Setup of job 7398:
// CPU
module CPU(
    input             clk,
    input             rst,
    input      [31:0] data_out,
    input      [31:0] instr_out,
    output reg        instr_read,
    output reg        data_read,
    output reg [31:0] instr_addr,
    output reg [31:0] data_addr,
    output reg [3:0]  data_write,
    output reg [31:0] data_in
);
export LEC_CHECK = 0
export CAP_MARGIN = 20
export CORE_MARGIN = 2
export CORE_UTILIZATION = 45
export SLEW_MARGIN = 20
create_clock -name core_clock -period 11.5 [get_ports {clk}]
run.sh (not shown) runs the stock make flow with config.mk's settings and CLKGATE_MAP_FILE=.
What job 743 does differently from job 7398 at the input level:
- MAX_ROUTING_LAYER now met4, previously not set
- CTS_CLUSTER_SIZE now 41, previously not set
- CORE_UTILIZATION now 58, was 45
- the clock period (ns, I/O delays scaled along) now 6.44, was 11.5
--- outcome ---
For job 743, the flow was terminated by a tool error in global routing and produced no final design. Looking at the reports, job 7398 completed the entire flow and the layout it produced met the timing, design-rule and antenna checks. Post-synthesis share of cell area spent on and-or and or-and gates essentially unchanged between job 7398 and job 743. Measured against job 7398, the row count of job 743 comes out at 0.879 times the reference value. Compared with job 7398, job 743 shows a higher effective utilization at floorplan. Die footprint: lower on job 743. Higher instance area at placement goes to job 743 over job 7398. The number of buffers inserted to repair setup after CTS in job 743 sits 167 above the value recorded for job 7398. Job 7398 has a lower last weighted congestion value of the routability-driven placer than job 743.
Changes in job 6624 relative to job 743:
- MAX_ROUTING_LAYER removed (was met4)
- CTS_CLUSTER_SIZE removed (was 41)
- CORE_UTILIZATION changed from 58 to 45
- the clock period (ns, I/O delays scaled along) changed from 6.44 to 16.4
Findings:
Cmp job 6624 vs job 743: standard cell core area higher in job 6624. In job 6624 the cell total after placement turned out 217 lower than in job 743. The flow did not stop early for job 6624: all stages ran, and the layout cleared the timing, design-rule and antenna checks. Compared with job 743, job 6624 shows fraction of the core area occupied by cells at floorplan lower by 13 points.

== build 9 ==
CPU again, from the RTL that the note above started with.
Design CPU, start of the top module:
module CPU(
    input             clk,
    input             rst,
    input      [31:0] data_out,
    input      [31:0] instr_out,
    output reg        instr_read,
    output reg        data_read,
    output reg [31:0] instr_addr,
    output reg [31:0] data_addr,
    output reg [3:0]  data_write,
    output reg [31:0] data_in
);
==> flow/config.mk <==
export PLATFORM = sky130hd
export DESIGN_NAME = CPU
export DESIGN_NICKNAME = CPU
export VERILOG_FILES = /design/flow/design.v
export SDC_FILE = /design/flow/constraint.sdc
export NUM_CORES = 4
export LEC_CHECK = 0
export CAP_MARGIN = 20
export CORE_MARGIN = 2
export CORE_UTILIZATION = 61
export CTS_CLUSTER_SIZE = 39
export MAX_ROUTING_LAYER = met4
export SETUP_SLACK_MARGIN = 1.32
export SLEW_MARGIN = 20
export TNS_END_PERCENT = 5
==> flow/constraint.sdc <==
create_clock -name core_clock -period 6.49 [get_ports {clk}]
set_input_delay 1.2980 -clock core_clock [delete_from_list [all_inputs] [get_ports {clk}]]
set_output_delay 1.2980 -clock core_clock [all_outputs]
set_load 0.01 [all_outputs]
Build 9 did not finish: a tool error stopped it during global routing.
Input changes introduced in build 71 (baseline for comparison: build 9):
- a change of CORE_UTILIZATION from 61 to 52
- a change of CTS_CLUSTER_SIZE from 39 to 97
- a change of SETUP_SLACK_MARGIN from 1.32 to 1.59
- a deleted TNS_END_PERCENT that had been 5
- a deleted MAX_ROUTING_LAYER that had been met4
- a change of the clock period (ns, I/O delays scaled along) from 6.49 to 7.01
Notes after the runs:
- In build 71 relative to build 9, instance area after placement had gone down slightly.
- Build 71: effective utilization at floorplan is 9.1 points lower than what build 9 reported.
- Measured against each other, build 9 and build 71 differ in area of the die, the lower figure coming from build 9.
- Between build 9 and build 71, placed cell count increased.
- [compare] base=build 9 new=build 71: number of CTS-inserted buffers increased about 3.7%, share of synthesized cell area in full adder, half adder and majority cells essentially unchanged.
- From the logs: build 71 reached the end of the flow and failed the layout checks with setup timing.
--- input diff build 71..build 45 ---
- a change of CORE_UTILIZATION from 52 to 53
- a deleted CTS_CLUSTER_SIZE that had been 97
- a deleted SETUP_SLACK_MARGIN that had been 1.59
- a change of the clock period (ns, I/O delays scaled along) from 7.01 to 6.44
### Flow results
- | total of endpoints with negative setup slack in the final report | build 45 vs build 71 | 20 higher |
- Build 71 vs build 45, worst setup path startpoint: ir[1] vs ir[5]
- | violation tally from detailed-route iteration zero | build 45 vs build 71 | ≈ equal |
- The final worst hold slack number comes out higher for build 45 vs build 71.
- Between build 45 and build 71, the area growth from synthesis to layout is lower for build 45.
- Build 45 completed end to end; final checks failed (setup timing).
- Build 45 vs build 71: worst reg-to-reg path cell count down by more than 10%
- Summary of build 45 over build 71: first-pass detailed-route iteration total now larger, wire length reported by the detailed router went down by 5000 um, relative slew slack went up, share of the clock period used by the worst path saw an increase, net count reported at finish higher.
- Build 45 ended up with sky130_fd_sc_hd__edfxtp_1 as its library cell contributing the largest single delay on the critical path; build 71 ended up with sky130_fd_sc_hd__or4_4.
- Against build 71, build 45 comes in 280 ps lower on setup slack.
## Diff of input files: build 74 against build 45
- putting MAX_ROUTING_LAYER at met4 where nothing was set
- swapping 53 for 58 in CORE_UTILIZATION
- swapping 6.44 for 6.4 in the clock period (ns, I/O delays scaled along)
==> comparison <==
Build 74 did not finish; the tool stopped in global routing with error ODB-0269. Ran to the end and failed final checks on setup timing: build 45. When build 74 is measured against build 45, its die height turns out 4.4% lower. Measured against build 74, the post-detailed-placement half-perimeter wirelength of build 45 comes out at 0.927 times the reference value. Re final RePlAce weighted congestion: build 45 and build 74 aren't equal, and the lower value belongs to build 45. Build 74 ends up with a post-CTS resize count that is 6.1% higher than in build 45. Post-synthesis instance area: build 74 vs build 45 identical. [compare] base=build 45 new=build 74: die size lost about 9%; quantity of hold-fixing buffers added after cts neither gained nor lost much; post-CTS setup buffer count picked up an extra about 18%. Going from build 45 to build 74, floorplan die width lost 4.4%; area of the core region went down; placement row count -about 4.6%.
The inputs of build 92 differ from those of build 74 as listed below.
- an added SETUP_SLACK_MARGIN of 0.74
- a change of CORE_UTILIZATION from 58 to 57
- an added CTS_CLUSTER_SIZE of 19
- an added CELL_PAD_IN_SITES_GLOBAL_PLACEMENT of 0
- a deleted MAX_ROUTING_LAYER that had been met4
Results
- Build 92: all stages done; final checks FAILED (setup timing).
- Max effective utilization at floorplan across build 74 and build 92: build 74
- On total half-perimeter wirelength after legalization and detailed placement: between build 74 and build 92, it ends up higher for build 74.
- The die of build 92 is larger than the one used in build 74.
